## mainModule
module mainModule(
		input clk, input reset,
		output [31:0] imem_addr, input [31:0] imem_data,
		output wb_alu_we, output [2:0] wb_alu_rd, output [31:0] wb_alu_data,
		output wb_mem_we, output [2:0] wb_mem_rd, output [7:0] wb_mem_data,
		output [3:0] flags
	);
	wire IF_flush, ID_flush, EX_flush; 
	wire pcWrite, p1_pipeline_regWrite;
	wire p2_pipeline_regWrite, p2_pipeline_stall;
	wire hu_pcWrite, hu_p1_regWrite, hu_stall;
	wire p3_pipeline_regWrite = 1'b1;
	wire [1:0]  f_mem_reg_rn_sel, f_alu_reg_rm_sel, f_alu_reg_rn_sel;	 
	wire [1:0] f_mem_reg_rd_sel;
	wire f_memStage_mem_rd_sel;
	wire [31:0] p2_pc_branchTarget, pc_jumpTarget; 
	wire [1:0] pcSrc;
	wire [15:0] p1_aluInstr, p1_memInstr;  
	wire [31:0] p1_pc_plus4;
	IFStage the_IFStage(
		clk, reset, p1_pipeline_regWrite, IF_flush, 
		pcWrite, 	p2_pc_branchTarget, pc_jumpTarget, 
		pcSrc,  
		p1_aluInstr, p1_memInstr, p1_pc_plus4,
		imem_addr, imem_data
	);
	wire p2_memRead, p2_memWrite, p2_alu_regWrite, p2_mem_regWrite, p2_flag_regWrite;
	wire p2_aluOp, p2_aluSrcB;
	wire p2_isBranch, p2_isJump; 
	wire p3_memRead, p3_memWrite, p3_alu_regWrite, p3_mem_regWrite;
	wire p4_alu_regWrite, p4_mem_regWrite;
	wire [2:0] p2_alu_rm, p2_alu_rn, p2_alu_rd, p2_mem_rn, p2_mem_rd;
	wire [2:0] p3_alu_rd, p3_mem_rd;
	wire [2:0] p4_alu_rd, p4_mem_rd;
	wire [31:0] p2_alu_reg_rm, p2_alu_reg_rn, p2_mem_reg_rn, p2_mem_reg_rd;  
	wire [31:0] p2_alu_imm, p2_memOffset;
	wire [7:0] p3_mem_reg_rd;
	wire [31:0] p3_alu_aluOut, p3_mem_address;
	wire [31:0] p4_alu_aluOut, p4_mem_memOut;
	wire [31:0] f_mem_reg_rn_1, f_mem_reg_rn_2, f_mem_reg_rn_3;	 
	wire [7:0] f_mem_reg_rd_1, f_mem_reg_rd_2, f_mem_reg_rd_3;		 
	wire [31:0] f_alu_reg_rm_1, f_alu_reg_rm_2, f_alu_reg_rm_3;	 
	wire [31:0] f_alu_reg_rn_1, f_alu_reg_rn_2, f_alu_reg_rn_3; 	 
	wire [7:0] f_memStage_mem_reg_rd;	
	assign f_mem_reg_rn_1 = p3_alu_aluOut; assign f_mem_reg_rn_2 = p4_alu_aluOut; assign f_mem_reg_rn_3 = p4_mem_memOut;
	assign f_alu_reg_rm_1 = p3_alu_aluOut; assign f_alu_reg_rm_2 = p4_alu_aluOut; assign f_alu_reg_rm_3 = p4_mem_memOut;
  ...
Size in the first run: about 4400 cells after synthesis, about 620 flip-flops, roughly 120 I/O pins.
Settings: LEC_CHECK=0, CAP_MARGIN=5, CORE_MARGIN=2, CORE_UTILIZATION=49, CTS_CLUSTER_DIAMETER=188, GPL_ROUTABILITY_DRIVEN=1, HOLD_SLACK_MARGIN=-0.02, PLACE_DENSITY=0.6, SLEW_MARGIN=20; clock period 5.98 ns.
run.sh (not shown) runs the stock make flow with config.mk's settings and CLKGATE_MAP_FILE=.
The starting point completed, yet does not pass: negative setup slack.
Edit:
Settings changed: CAP_MARGIN 5 to 20, CORE_UTILIZATION 49 to 55, CTS_CLUSTER_DIAMETER 188 to default, GPL_ROUTABILITY_DRIVEN 1 to default, HOLD_SLACK_MARGIN -0.02 to default, PLACE_DENSITY 0.6 to default.
Clock period 5.98 ns to 4.58 ns, I/O delays scaled along.
Effect:
- The new run ran to the end with violations: negative setup slack
- sequential power came out higher by 30%
- clock-buffer cell count climbs by 5
- final cell count grows by 2.7%
- combinational power went up by 43%
- worst hold slack barely changes


Starting RTL as in the previous note.
clock: 5.92 ns
lec_check: 0
cap_margin: 20
core_margin: 2
core_utilization: 72
cts_cluster_size: 31
place_density_lb_addon: 0.0
setup_slack_margin: 1.7
slew_margin: 20
The baseline finished but failed the layout checks on setup timing.
Rerun with:
CORE_UTILIZATION = 59   (was 72)
CTS_CLUSTER_SIZE = not set   (was 31)
PLACE_DENSITY_LB_ADDON = not set   (was 0.0)
SETUP_SLACK_MARGIN = not set   (was 1.7)
clock period = 4.58 ns   (was 5.92 ns; I/O delays follow)
=> The new run finished but failed the layout checks on setup timing. Critical path depth came out lower by 2. Fmax is higher by 2.4%. Cell count is higher by about 7%. Core utilization decreases by 12 points. Die area climbs by 22%. Design area grows by about 4.3%. Register-to-register slack gets worse by 1200 ps. Wire length grows by about 0.7%. Total power rose by 33%. Global-route usage decreases by 8.6 points.
Rerun with:
CORE_UTILIZATION = 40   (was 59)
PLACE_DENSITY = 0.6   (was not set)
clock period = 10.0 ns   (was 4.58 ns; I/O delays follow)
Outcome: The changed run completed without violations. Clock power went down by 57%. Count of clock-buffer cells in the layout increases by 16. Die area came out higher by 47%.
Rerun with:
CORE_UTILIZATION = 47   (was 40)
clock period = 8.25 ns   (was 10.0 ns; I/O delays follow)
=>
- global-route usage came out higher by 4.8 points
- setup slack degrades by 1200 ps
- total power came out higher by about 20%
- sequential power came out higher by about 20%
- design area hardly moves
- register-to-register slack degrades by 1200 ps
- via count came out higher by about 0.64%
- hold slack is about the same


Setup of v39:
mainModule again, from the RTL that the note above started with.
Settings: LEC_CHECK=0, CAP_MARGIN=20, CELL_PAD_IN_SITES_GLOBAL_PLACEMENT=0, CORE_MARGIN=2, CORE_UTILIZATION=72, CTS_CLUSTER_DIAMETER=245, MAX_ROUTING_LAYER=met4, MIN_ROUTING_LAYER=met1, PLACE_DENSITY=0.64, SETUP_SLACK_MARGIN=-0.36, SLEW_MARGIN=20; clock period 4.58 ns.
The flow for v39 finished, though final verification flagged negative setup slack.
diff inputs: v39 => v30
- setting HOLD_SLACK_MARGIN to -0.08 for the first time
- changing CTS_CLUSTER_DIAMETER from 245 to 177
## What came out
v30 against v39: post-layout minimum cycle time now sits at about the same level; via count now sits at about the same level; H-tree level count now sits at about the same level. In v30 the implementation completed, yet the final layout does not meet the checks, the culprit being negative setup slack. As far as final routed DRC violation total goes, v30 and v39 are indistinguishable; the numbers are identical.
Input-level comparison between v12 and v30:
- SETUP_SLACK_MARGIN: -0.36 -> unset
- CORE_UTILIZATION: 72 -> 53
- HOLD_SLACK_MARGIN: -0.08 -> unset
- TNS_END_PERCENT: unset -> 15
- MAX_ROUTING_LAYER: met4 -> unset
- CTS_CLUSTER_DIAMETER: 177 -> 245
- the clock period (ns, I/O delays scaled along): 4.58 -> 2.66
## What came out
Across v30 and v12, no clean finish was achieved.
Diff v12..v30 | portion of the layout cell area used by clock cells | negligible
Re setup slack: v12 is 1.90 ns down on v30.
| total die area | v12 vs v30 | worse |
v12 ends up with a total leakage power that is 9.4% higher than in v30.
v12: switching part of the total is 1.4 points lower than what v30 reported.
[diff] cell area, v12 relative to v30: regression
v12 against v30; placed instance area is up by a few percent.
Power figures rest on the tool's default switching activity, not on a simulated workload.
